// SUBWAY
module SUBWAY(
    clk,
    rst_n,
    in_valid,
    init,
    in0,
    in1,
    in2,
    in3,
    out_valid,
    out
);
input clk, rst_n;
input in_valid;
input [1:0] init;
input [1:0] in0, in1, in2, in3; 
output reg       out_valid;
output reg [1:0] out;
parameter s_idle = 2'd0;
parameter s_input = 2'd1;
parameter s_cul = 2'd2;
parameter s_output = 2'd3;
genvar NN;
genvar MM;
integer i;
integer j;
parameter IDX = 9;
reg [1:0]current_state;
reg [1:0]next_state;
reg [1:0]init_pos;
reg [5:0]cnt;
reg [1:0]is_road;
reg [1:0] reg_dif;
reg [1:0]move;
wire UorD;
reg reg_UorD;
wire [1:0]dif1;
wire [1:0]dif2;
wire [1:0]dif;
reg [1:0] next_dif;
reg [1:0]next_pos;
reg [1:0]cur_pos;
reg [1:0] next_step[2:0];
wire [1:0]in_wire[3:0];
reg [1:0]in_a[IDX:0];
reg [1:0]in_b[IDX:0];
reg [1:0]in_c[IDX:0];
reg [1:0]in_d[IDX:0];
reg [1:0]out_pipe[54:0];
reg [1:0]road;
always@(posedge clk or negedge rst_n)begin
	if(!rst_n)
        current_state <= s_idle;
    else
        current_state <= next_state;
end
always@(*)begin
	case(current_state)
		s_idle: if(in_valid) next_state = s_input;
				else next_state = s_idle;
		s_input:if (cnt == 6'd7) next_state = s_cul;
				else next_state = s_input;
		s_cul:	if (cnt == 6'd62) next_state = s_output;
				else next_state = s_cul;				
		s_output: if (cnt == 6'd63) next_state = s_idle;
				else next_state = s_output;
  ...
For scale: ~190 flip-flops, about 7000 um^2 of cells after synthesis.
make LEC_CHECK=0 CAP_MARGIN=20 CORE_MARGIN=2 CORE_UTILIZATION=68 CTS_CLUSTER_SIZE=37 HOLD_SLACK_MARGIN=0.24 SETUP_SLACK_MARGIN=0.3 SLEW_MARGIN=20 finish   # period 1.29 ns
run.sh (not shown) runs the stock make flow with config.mk's settings and CLKGATE_MAP_FILE=.
The starting point ended with an error in clock tree synthesis (4_1_cts).
Next try:
- ABC_AREA: unset -> 1
- CELL_PAD_IN_SITES_GLOBAL_PLACEMENT: unset -> 1
- CORE_ASPECT_RATIO: unset -> 0.93
- CORE_MARGIN: 2 -> 5
- CORE_UTILIZATION: 68 -> 40
- CTS_CLUSTER_SIZE: 37 -> unset
- GPL_ROUTABILITY_DRIVEN: unset -> 1
- GPL_TIMING_DRIVEN: unset -> 1
- HOLD_SLACK_MARGIN: 0.24 -> unset
- MAX_ROUTING_LAYER: unset -> met4
- PLACE_DENSITY_LB_ADDON: unset -> 0.19
- SETUP_SLACK_MARGIN: 0.3 -> unset
- SLEW_MARGIN: 20 -> 5
- TNS_END_PERCENT: unset -> 60
Result: This time the run finished but fails on negative setup slack. Die area rises by 87%. Synthesized area rises by 3.0%. Synthesized cell count rises by 49%.
Next try:
- ABC_AREA: 1 -> 0
- CAP_MARGIN: 20 -> 35
- CELL_PAD_IN_SITES_GLOBAL_PLACEMENT: 1 -> unset
- CORE_ASPECT_RATIO: 0.93 -> 0.91
- CORE_MARGIN: 5 -> 2
- CORE_UTILIZATION: 40 -> 71
- CTS_CLUSTER_DIAMETER: unset -> 51
- CTS_CLUSTER_SIZE: unset -> 40
- GPL_ROUTABILITY_DRIVEN: 1 -> unset
- GPL_TIMING_DRIVEN: 1 -> unset
- HOLD_SLACK_MARGIN: unset -> 0.29
- MAX_ROUTING_LAYER: met4 -> met5
- PLACE_DENSITY_LB_ADDON: 0.19 -> 0.1
- SETUP_SLACK_MARGIN: unset -> 0.38
- SLEW_MARGIN: 5 -> 20
- TNS_END_PERCENT: 60 -> 50
After rerunning:
- The changed run never finished: it broke off in global routing (5_1_grt)
- die area came out lower by about 50%
- area after synthesis came out lower by about 3%
- synthesized cell count came out lower by about 33%
Next try:
- CORE_UTILIZATION: 71 -> 67
- CTS_CLUSTER_SIZE: 40 -> 59
- HOLD_SLACK_MARGIN: 0.29 -> 0.14
- PLACE_DENSITY_LB_ADDON: 0.1 -> unset
- SETUP_SLACK_MARGIN: 0.38 -> -0.07
- clock period: 1.29 -> 1.06 ns (I/O delays scaled with it)
Outcome:
- Now the flow produced a layout that fails on negative setup slack
- die area goes up by about 6%
- synthesized area does not change
- synthesized cell count stays the same
Next try:
- ABC_AREA: 0 -> 1
- CORE_UTILIZATION: 67 -> 21
- CTS_CLUSTER_DIAMETER: 51 -> 394
- CTS_CLUSTER_SIZE: 59 -> 98
- PLACE_DENSITY_LB_ADDON: unset -> 0.1
- SETUP_SLACK_MARGIN: -0.07 -> -0.18
- clock period: 1.06 -> 1.78 ns (I/O delays scaled with it)
The new run reached the layout checks and failed them: negative setup slack; power is lower by 49%; cell area is lower by 10%; non-clock buffer count is lower by 62.

Starting RTL as in the previous note.
// SUBWAY
module SUBWAY(
    clk,
    rst_n,
    in_valid,
    init,
    in0,
    in1,
    in2,
    in3,
    out_valid,
    out
);
clock: 1.06 ns
lec_check: 0
abc_area: 0
cap_margin: 5
core_aspect_ratio: 0.91
core_margin: 2
core_utilization: 72
cts_cluster_diameter: 359
cts_cluster_size: 59
hold_slack_margin: 0.14
max_routing_layer: met5
setup_slack_margin: -0.07
slew_margin: 20
tns_end_percent: 50
The baseline aborted during 5_1_grt (DPL-0038).
Rerun with:
ABC_AREA = 1   (was 0)
CAP_MARGIN = 20   (was 5)
CORE_ASPECT_RATIO = default   (was 0.91)
CTS_CLUSTER_DIAMETER = default   (was 359)
CTS_CLUSTER_SIZE = 99   (was 59)
HOLD_SLACK_MARGIN = default   (was 0.14)
MAX_ROUTING_LAYER = default   (was met5)
SETUP_SLACK_MARGIN = default   (was -0.07)
TNS_END_PERCENT = default   (was 50)
clock period = 1.55 ns   (was 1.06 ns; I/O delays follow)
=>
- The new run ran to the end with violations: setup timing
- die area increases by 2.8%
- area after synthesis is higher by 3.0%
- synthesized cell count came out higher by 49%
Rerun with:
ABC_AREA = default   (was 1)
CTS_CLUSTER_SIZE = 30   (was 99)
clock period = 1.98 ns   (was 1.55 ns; I/O delays follow)
=> The changed run completed, yet does not pass: setup timing; sequential cell count stays the same; cell area drops by 5.1%; wire length shrinks by 24%; via count is lower by 26%; count of clock-buffer cells in the layout goes down by 3; synthesized cell count is lower by 33%; combinational power shrinks by 41%; critical path depth is lower by 6; power goes down by 27%.
Rerun with:
CORE_UTILIZATION = 40   (was 72)
CTS_CLUSTER_SIZE = default   (was 30)
clock period = 2.5 ns   (was 1.98 ns; I/O delays follow)
Effect: The changed run finished clean. Count of clock-buffer cells in the layout is unchanged. Clock skew barely changes. Via count decreases by 4.0%. Setup slack gains 0.37 ns. Global-route usage decreases by 12 points. Final area decreases by 0.58%. Power decreases by 23%. Wire length decreases by 14%. Cell count increases by 11%. Die area increases by 76%.
Rerun with:
CORE_ASPECT_RATIO = 0.68   (was default)
GPL_ROUTABILITY_DRIVEN = 0   (was default)
GPL_TIMING_DRIVEN = 0   (was default)
HOLD_SLACK_MARGIN = 0.26   (was default)
PLACE_DENSITY = 0.73   (was default)
TNS_END_PERCENT = 65   (was default)
After rerunning: Routed wire length goes up by about a fifth. Synthesized cell count does not change. Die area hardly moves. Total power barely changes. Final cell count goes up by a few percent. Clock-buffer cell count decreases by 1. Synthesized area is unchanged. Clock power went down by a few percent. Global-route usage rises by 1.4 points. Non-clock buffer count rises by 18. Cell area rises slightly.
Power is estimated from default activity; no workload was simulated.
